==> flow/design.v (excerpt) <==
module bellmanford (reset, clock, GMAR1, GMDR1, GMAR2, GMDR2, IMAR, IMDR, WMAR1, WMAR2, WMDR1, WMDR2, WMWDR, WMWAR, WMWE, OMAR, OMDR, OMWAR, OMWDR, OMWE, NegCycle, Finish);
clock: 2.37 ns
lec_check: 0
cap_margin: 20
core_margin: 2
core_utilization: 57
setup_slack_margin: 0.65
slew_margin: 20
run.sh (not shown) runs the stock make flow with config.mk's settings and CLKGATE_MAP_FILE=.
The starting point failed in 3_2_place_iop, error PPL-0024.
Next try:
CORE_UTILIZATION = 40   (was 57)
What happened:
- The changed run ran to the end with violations: setup timing
- die size goes up by about 40%
- synthesized cell count does not change
- synthesized area is unchanged
Next try:
CORE_UTILIZATION = 54   (was 40)
CTS_CLUSTER_SIZE = 30   (was unset)
SETUP_SLACK_MARGIN = -0.19   (was 0.65)
With this change the flow aborted during 3_2_place_iop on PPL-0024.
Synthesized cell count does not change.
Die area is lower by 26%.
Area after synthesis is unchanged.
Next try:
ABC_AREA = 0   (was unset)
CORE_ASPECT_RATIO = 0.71   (was unset)
CORE_UTILIZATION = 59   (was 54)
CTS_CLUSTER_DIAMETER = 389   (was unset)
CTS_CLUSTER_SIZE = 20   (was 30)
HOLD_SLACK_MARGIN = -0.02   (was unset)
MIN_ROUTING_LAYER = met1   (was unset)
SETUP_SLACK_MARGIN = 0.68   (was -0.19)
TNS_END_PERCENT = 30   (was unset)
The new run finished but fails on setup timing.
Die area decreases by 8.3%.
Area after synthesis stays the same.
Synthesized cell count is unchanged.
Next try:
ABC_AREA = unset   (was 0)
CORE_ASPECT_RATIO = unset   (was 0.71)
CORE_UTILIZATION = 56   (was 59)
CTS_CLUSTER_DIAMETER = unset   (was 389)
CTS_CLUSTER_SIZE = unset   (was 20)
HOLD_SLACK_MARGIN = unset   (was -0.02)
MIN_ROUTING_LAYER = unset   (was met1)
SETUP_SLACK_MARGIN = 0.64   (was 0.68)
TNS_END_PERCENT = unset   (was 30)
After rerunning: Now the flow ended with an error in 3_2_place_iop. Synthesized cell count does not change. Die size rises by 5.2%. Area after synthesis is unchanged.
Next try:
CORE_UTILIZATION = 57   (was 56)
SETUP_SLACK_MARGIN = unset   (was 0.64)
Result: The changed run never finished: it broke off in 3_2_place_iop, error PPL-0024; die size went down slightly; area after synthesis stays the same; synthesized cell count stays the same.

* * *

trial 97:
Starting RTL as in the previous note.
// bellmanford
module bellmanford (reset, clock, GMAR1, GMDR1, GMAR2, GMDR2, IMAR, IMDR, WMAR1, WMAR2, WMDR1, WMDR2, WMWDR, WMWAR, WMWE, OMAR, OMDR, OMWAR, OMWDR, OMWE, NegCycle, Finish);
input clock,reset;
output reg [12:0] GMAR1;
input wire [127:0] GMDR1;
output reg [12:0] GMAR2;
input wire [127:0] GMDR2;
output reg [12:0] IMAR;
input wire [7:0] IMDR;
output reg [12:0] WMAR1;
input wire [127:0] WMDR1;
output reg [12:0] WMAR2;
input wire [127:0] WMDR2;
output reg [12:0] WMWAR;
output reg [127:0] WMWDR;
output reg WMWE;
output wire [12:0] OMAR;
output wire [15:0] OMDR;
assign OMAR = 13'b0;
assign OMDR = 16'b0;
output reg [12:0] OMWAR;
output reg [15:0] OMWDR;
output reg OMWE;
output reg NegCycle;
output reg Finish;
parameter [4:0]  
Init    = 4'b0000,
Init1   = 4'b0001,
Init2   = 4'b0010,
Init3   = 4'b0011,
Upd_S   = 4'b0100,
Upd_D   = 4'b0101, 
BFA1    = 4'b0110,
BFA_Stall1 = 4'b0111,
BFA2    = 4'b1000,
BFA_Stall2    = 4'b1001,
BFA3    = 4'b1010,
BFA_Stall3 = 4'b1011,
BFA4    = 4'b1100,
BFA5    = 4'b1101,
BFA_Stall4 = 4'b1110,
BFA6    = 4'b1111,
OP1     = 5'b10000,
OP_Stall1 = 5'b10001,
OP2     = 5'b10010,
OP3     = 5'b10011,
OP4     = 5'b10100,
OP_Stall2 = 5'b10101,
Refresh1 = 5'b10110,
Refresh2 = 5'b10111,
End1 = 5'b11000,
End2 = 5'b11001,
End3 = 5'b11010;
reg [127:0] GMDR1_reg;
reg [127:0] GMDR2_reg;
reg [7:0] IMDR_reg;
reg [127:0] WMDR1_reg;
reg [127:0] WMDR2_reg;
always@(posedge clock)
begin
    GMDR1_reg <= GMDR1;
    GMDR2_reg <= GMDR2;
  ...
clock: 5.0 ns
lec_check: 0
cap_margin: 20
core_aspect_ratio: 1.09
core_margin: 6
core_utilization: 72
gpl_routability_driven: 0
hold_slack_margin: 0.23
place_density_lb_addon: 0.25
slew_margin: 25
tns_end_percent: 85
What ended trial 97 was a tool error in 3_2_place_iop; the run never finished.
Relative to trial 97, the following input files were edited for trial 12:
- HOLD_SLACK_MARGIN no longer set, was 0.23
- SLEW_MARGIN now 20, was 25
- GPL_ROUTABILITY_DRIVEN no longer set, was 0
- TNS_END_PERCENT no longer set, was 85
- CORE_MARGIN now 2, was 6
- PLACE_DENSITY_LB_ADDON no longer set, was 0.25
- CORE_ASPECT_RATIO no longer set, was 1.09
- CORE_UTILIZATION now 40, was 72
- the clock period (ns, I/O delays scaled along) now 2.38, was 5.0
- Although trial 12 finished all stages, its layout failed final checks on setup timing.
- When trial 12 is measured against trial 97, its die outline height turns out 47 um higher.
- Sequential share of the synthesized area came out exactly the same in trial 97 and trial 12.
- Area share of and/or/nand/nor cells after synthesis essentially unchanged between trial 97 and trial 12.
- Note that the floorplan row count recorded for trial 97 amounts to 0.77 times the value seen in trial 12.
- Pre-placement core utilization sits lower in trial 12 than in trial 97.
- For core box area, dividing the value from trial 97 by the value from trial 12 gives 0.55.
- Post-synthesis cell area: trial 12 vs trial 97 identical
- Changes observed in trial 12 relative to trial 97: die span in x went up by about 33%; die area picked up an extra about 64%.

* * *

Starting RTL as in the previous note.
make LEC_CHECK=0 CAP_MARGIN=30 CORE_ASPECT_RATIO=1.09 CORE_MARGIN=5 CORE_UTILIZATION=35 GPL_ROUTABILITY_DRIVEN=0 PLACE_DENSITY_LB_ADDON=0.16 SLEW_MARGIN=25 TNS_END_PERCENT=85 finish   # period 5.0 ns
The baseline finished with timing, DRC and antenna clean.
Change:
CAP_MARGIN = 20   (was 30)
CORE_ASPECT_RATIO = default   (was 1.09)
CORE_MARGIN = 2   (was 5)
CORE_UTILIZATION = 63   (was 35)
GPL_ROUTABILITY_DRIVEN = default   (was 0)
PLACE_DENSITY_LB_ADDON = default   (was 0.16)
SLEW_MARGIN = 20   (was 25)
TNS_END_PERCENT = default   (was 85)
clock period = 3.41 ns   (was 5.0 ns; I/O delays follow)
What happened:
- Now the flow stopped in I/O pin placement on PPL-0024
- area after synthesis does not change
- die size went down by 46%
- synthesized cell count does not change
